==> inputs of 12-11 <==
==> flow/design.v <==
`timescale 1ns / 1ps
module SimpleCPU(clk, rst, data_fromRAM, wrEn, addr_toRAM, data_toRAM, pCounter);
parameter SIZE = 10;
input clk, rst;
input wire [31:0] data_fromRAM;
output reg wrEn;
output reg [SIZE-1:0] addr_toRAM;
output reg [31:0] data_toRAM;
output reg [SIZE-1:0] pCounter;
reg [ 3:0] opcode, opcodeNext;
reg [13:0] operand1, operand2, operand1Next, operand2Next;
reg [SIZE-1:0]   pCounterNext;
reg [31:0] num1, num2, num1Next, num2Next;
reg [ 3:0] state, stateNext;
always @(posedge clk)begin
	state    <= stateNext;
	pCounter <= pCounterNext;
	opcode   <= opcodeNext;
	operand1 <= operand1Next;
	operand2 <= operand2Next;
	num1     <= num1Next;
	num2     <= num2Next;
end
always @*begin
	stateNext    = state;
	pCounterNext = pCounter;
	opcodeNext   = opcode;
	operand1Next = operand1;
	operand2Next = operand2;
	num1Next     = num1;
	num2Next     = num2;
	addr_toRAM   = 0;
	wrEn         = 0;
	data_toRAM   = 0;
if(rst)
	begin
	stateNext    = 0;
	pCounterNext = 0;
	opcodeNext   = 0;
	operand1Next = 0;
	operand2Next = 0;
	num1Next     = 0;
	num2Next     = 0;
	addr_toRAM   = 0;
	wrEn         = 0;
	data_toRAM   = 0;
	end
else 
	case(state)                       
		0: begin											 
			pCounterNext = pCounter;
			opcodeNext   = opcode;
			operand1Next = 0;
			operand2Next = 0;
			addr_toRAM   = pCounter;
			num2Next     = 0;
			wrEn         = 0;
			data_toRAM   = 0;
			stateNext    = 1;
		end 
		1:begin                    
			pCounterNext = pCounter;
			opcodeNext   = {data_fromRAM[28], data_fromRAM[31:29]};
			operand1Next = data_fromRAM[27:14];
			operand2Next = data_fromRAM[13:0];
			addr_toRAM   = operand1Next;
			num1Next     = data_fromRAM;
			wrEn         = 0;
			data_toRAM   = 0;
			if( {data_fromRAM[28], data_fromRAM[31:29]} == 4'b0101 ) 	begin
				stateNext = 5;
				addr_toRAM = data_fromRAM[13:0];
				num1Next = operand1;
			end
			else if( {data_fromRAM[28], data_fromRAM[31:29]} == 4'b1101 ) 	begin
				stateNext = 6;
				addr_toRAM = data_fromRAM[27:14];
				num1Next = operand1;
			end
			else if(data_fromRAM[28] == 0 )  
				stateNext = 2;  
			else 
				stateNext = 3;
		end
		2: begin          
			pCounterNext = pCounter;
			opcodeNext   = opcode;
			operand1Next = operand1;
			operand2Next = operand2;
			addr_toRAM   = operand2;
			num1Next     = data_fromRAM;
			wrEn         = 0;
			data_toRAM   = operand2;
			stateNext = 3;
		end
		3: begin            
			pCounterNext = pCounter + 1;
			opcodeNext = opcode;
			operand1Next = operand1;
			operand2Next = operand2;
			addr_toRAM = operand1;
			num1Next = num1;
			wrEn = 1;
			stateNext = 0;
			case(opcode)                       
				4'b0000: data_toRAM = num1Next + data_fromRAM;  
				4'b1000: data_toRAM = data_fromRAM + operand2;  
				4'b0001: data_toRAM = ~(num1Next & data_fromRAM);  
				4'b1001: data_toRAM = ~(data_fromRAM & operand2);  
				4'b0010: begin 
					if(data_fromRAM < 32)
						data_toRAM = num1 >> data_fromRAM; 
					else
						data_toRAM = num1 << (data_fromRAM - 32); 
				end
				4'b1010: begin 
					if(operand2 < 32)
						data_toRAM = data_fromRAM >> operand2; 
					else
						data_toRAM = data_fromRAM << (operand2 - 32); 
				end
				4'b0011: data_toRAM = num1Next < data_fromRAM;  
				4'b1011: data_toRAM = data_fromRAM < operand2;  
				4'b0100: data_toRAM = data_fromRAM;  
				4'b1100: data_toRAM = operand2;  
				4'b0101: begin 
					data_toRAM = data_fromRAM;
					addr_toRAM = operand1;
					wrEn = 1;
				end
				4'b1101: begin  
					num2Next = data_fromRAM;
					addr_toRAM = num2;
					data_toRAM = data_fromRAM;
					wrEn = 1;
				end
				4'b0110: begin  
					if(data_fromRAM == 0)
						pCounterNext = num1;
					else
						pCounterNext = pCounter + 1;
					wrEn = 0;
				end
				4'b1110: begin
					pCounterNext = data_fromRAM + operand2;  
					wrEn = 0;
				end
				4'b0111: data_toRAM = num1Next * data_fromRAM;  
				4'b1111: data_toRAM = data_fromRAM * operand2;  
			endcase 
		end
		4:begin                    
			pCounterNext = pCounter + 1;
			opcodeNext   = 4'b0100;
			operand1Next = operand1;
			operand2Next = operand2;
			data_toRAM	 = num2;
			wrEn         = 1; 
			stateNext 	 = 0; 
			if(opcode == 4'b0101)
				addr_toRAM   = operand1;
			else if (opcode == 4'b1101)
				addr_toRAM   = num1 ;
		end
		5: begin      
			pCounterNext = pCounter;
			opcodeNext   = opcode;
			operand1Next = operand1;
			operand2Next = operand2;
			addr_toRAM   = data_fromRAM;
			num1Next     = data_fromRAM;
			wrEn         = 0;
			data_toRAM   = operand2;
			stateNext = 3;
		end
		6: begin      
			pCounterNext = pCounter;
			opcodeNext   = opcode;
			operand1Next = operand1;
			operand2Next = operand2;
			addr_toRAM   = data_fromRAM;
			num1Next     = data_fromRAM;
			num2Next     = data_fromRAM;
			wrEn         = 0;
			data_toRAM   = operand2;
			stateNext = 2;
		end
		default: begin
			stateNext    = 0;
			pCounterNext = 0;
			opcodeNext   = 0;
			operand1Next = 0;
			operand2Next = 0;
			num1Next     = 0;
			num2Next     = 0;
			addr_toRAM   = 0;
			wrEn         = 0;
			data_toRAM   = 0;
		end
	endcase
end
endmodule
==> flow/run.sh <==
#!/bin/bash
# the make line also repeats each setting of config.mk as NAME=value (left out here)
make -C /OpenROAD-flow-scripts/flow DESIGN_CONFIG=/design/flow/config.mk WORK_HOME=/design/flow/orfs CLKGATE_MAP_FILE= finish
==> flow/config.mk <==
export PLATFORM = sky130hd
export DESIGN_NAME = SimpleCPU
export DESIGN_NICKNAME = SimpleCPU
export VERILOG_FILES = /design/flow/design.v
export SDC_FILE = /design/flow/constraint.sdc
export NUM_CORES = 4
export LEC_CHECK = 0
export CAP_MARGIN = 10
export CORE_MARGIN = 2
export CORE_UTILIZATION = 72
export CTS_CLUSTER_DIAMETER = 105
export CTS_CLUSTER_SIZE = 65
export MAX_ROUTING_LAYER = met4
export PLACE_DENSITY_LB_ADDON = 0.01
export SETUP_SLACK_MARGIN = 1.07
export SLEW_MARGIN = 20
==> flow/constraint.sdc <==
create_clock -name core_clock -period 11.3 [get_ports {clk}]
set_input_delay 2.2600 -clock core_clock [delete_from_list [all_inputs] [get_ports {clk}]]
set_output_delay 2.2600 -clock core_clock [all_outputs]
set_load 0.01 [all_outputs]
==> inputs of 08-25, as changes to 12-11 <==
==> flow/config.mk (replaced) <==
export PLATFORM = sky130hd
export DESIGN_NAME = SimpleCPU
export DESIGN_NICKNAME = SimpleCPU
export VERILOG_FILES = /design/flow/design.v
export SDC_FILE = /design/flow/constraint.sdc
export NUM_CORES = 4
export LEC_CHECK = 0
export CAP_MARGIN = 20
export CORE_MARGIN = 2
export CORE_UTILIZATION = 40
export MAX_ROUTING_LAYER = met4
export MIN_ROUTING_LAYER = met2
export SLEW_MARGIN = 20
==> flow/constraint.sdc (replaced) <==
create_clock -name core_clock -period 14.0 [get_ports {clk}]
set_input_delay 2.8000 -clock core_clock [delete_from_list [all_inputs] [get_ports {clk}]]
set_output_delay 2.8000 -clock core_clock [all_outputs]
set_load 0.01 [all_outputs]
==> inputs of 05-16, as changes to 12-11 <==
==> flow/config.mk (replaced) <==
export PLATFORM = sky130hd
export DESIGN_NAME = SimpleCPU
export DESIGN_NICKNAME = SimpleCPU
export VERILOG_FILES = /design/flow/design.v
export SDC_FILE = /design/flow/constraint.sdc
export NUM_CORES = 4
export LEC_CHECK = 0
export ABC_AREA = 1
export CAP_MARGIN = 20
export CORE_MARGIN = 2
export CORE_UTILIZATION = 72
export CTS_CLUSTER_SIZE = 21
export PLACE_DENSITY = 0.4
export SETUP_SLACK_MARGIN = 0.39
export SLEW_MARGIN = 20
==> flow/constraint.sdc (replaced) <==
create_clock -name core_clock -period 3.6 [get_ports {clk}]
set_input_delay 0.7200 -clock core_clock [delete_from_list [all_inputs] [get_ports {clk}]]
set_output_delay 0.7200 -clock core_clock [all_outputs]
set_load 0.01 [all_outputs]
==> flow_metrics.py <==
# Physical implementation metrics
metrics = {
    "run_status": {
        "outcome": "stopped before the end",
        "haltStage": "5_1_grt",
        "firstError": "[ERROR GRT-0116] Global routing finished with congestion. Check the congestion regions in the DRC Viewer.",
    },
    "synthesis": {
        "netlist_area_um2": 41400,
        "synth.most_common_cell": "inv_1",
    },
    "cts": {
        "postCtsHoldBufs": 0,
        "ctsResizeCount": 1,
        "cts_buffers": 9,
        "cts_buffer_depth": 2,
    },
    "global_routing": {
        "grtUsageMet2": 0.902,
    },
    "placed_design": {
        "gp_congestion": 1.31,
        "dp_cells": 6739,
    },
    "floorplanning": {
        "rows": 118,
    },
}
the above is filed under 08-25

==> flow_metrics.py <==
# Physical implementation metrics
metrics = {
    "run_status": {
        "outcome": "stopped before the end",
        "haltStage": "4_1_cts",
        "firstError": "[ERROR DPL-0033] detailed placement checks failed during check placement.",
    },
    "synthesis": {
        "netlist_area_um2": 43300,
        "synthTopCellsByCount": "nand2_1 (1719), inv_1 (1392), fa_1 (682), nand3_1 (370), o21ai_0 (350)",
        "synth.most_common_cell": "nand2_1",
    },
    "placed_design": {
        "dp_cells": 8218,
        "pre_cts_ws_ns": -5.28,
        "gp_congestion": 1.33,
    },
    "floorplanning": {
        "rows": 89,
    },
}
the above is filed under 05-16

==> flow_metrics.py <==
# Physical implementation metrics
metrics = {
    "run_status": {
        "outcome": "stopped before the end",
        "firstError": "[ERROR GRT-0116] Global routing finished with congestion. Check the congestion regions in the DRC Viewer.",
        "haltStage": "5_1_grt",
    },
    "global_routing": {
        "grtUsageMet2": 1.01,
    },
    "synthesis": {
        "netlist_area_um2": 41400,
        "synth.most_common_cell": "inv_1",
    },
    "cts": {
        "cts_buffers": 9,
        "cts_buffer_depth": 2,
        "postCtsHoldBufs": 0,
    },
    "placed_design": {
        "gp_congestion": 1.33,
        "dp_cells": 6323,
    },
}
the above is filed under 12-11

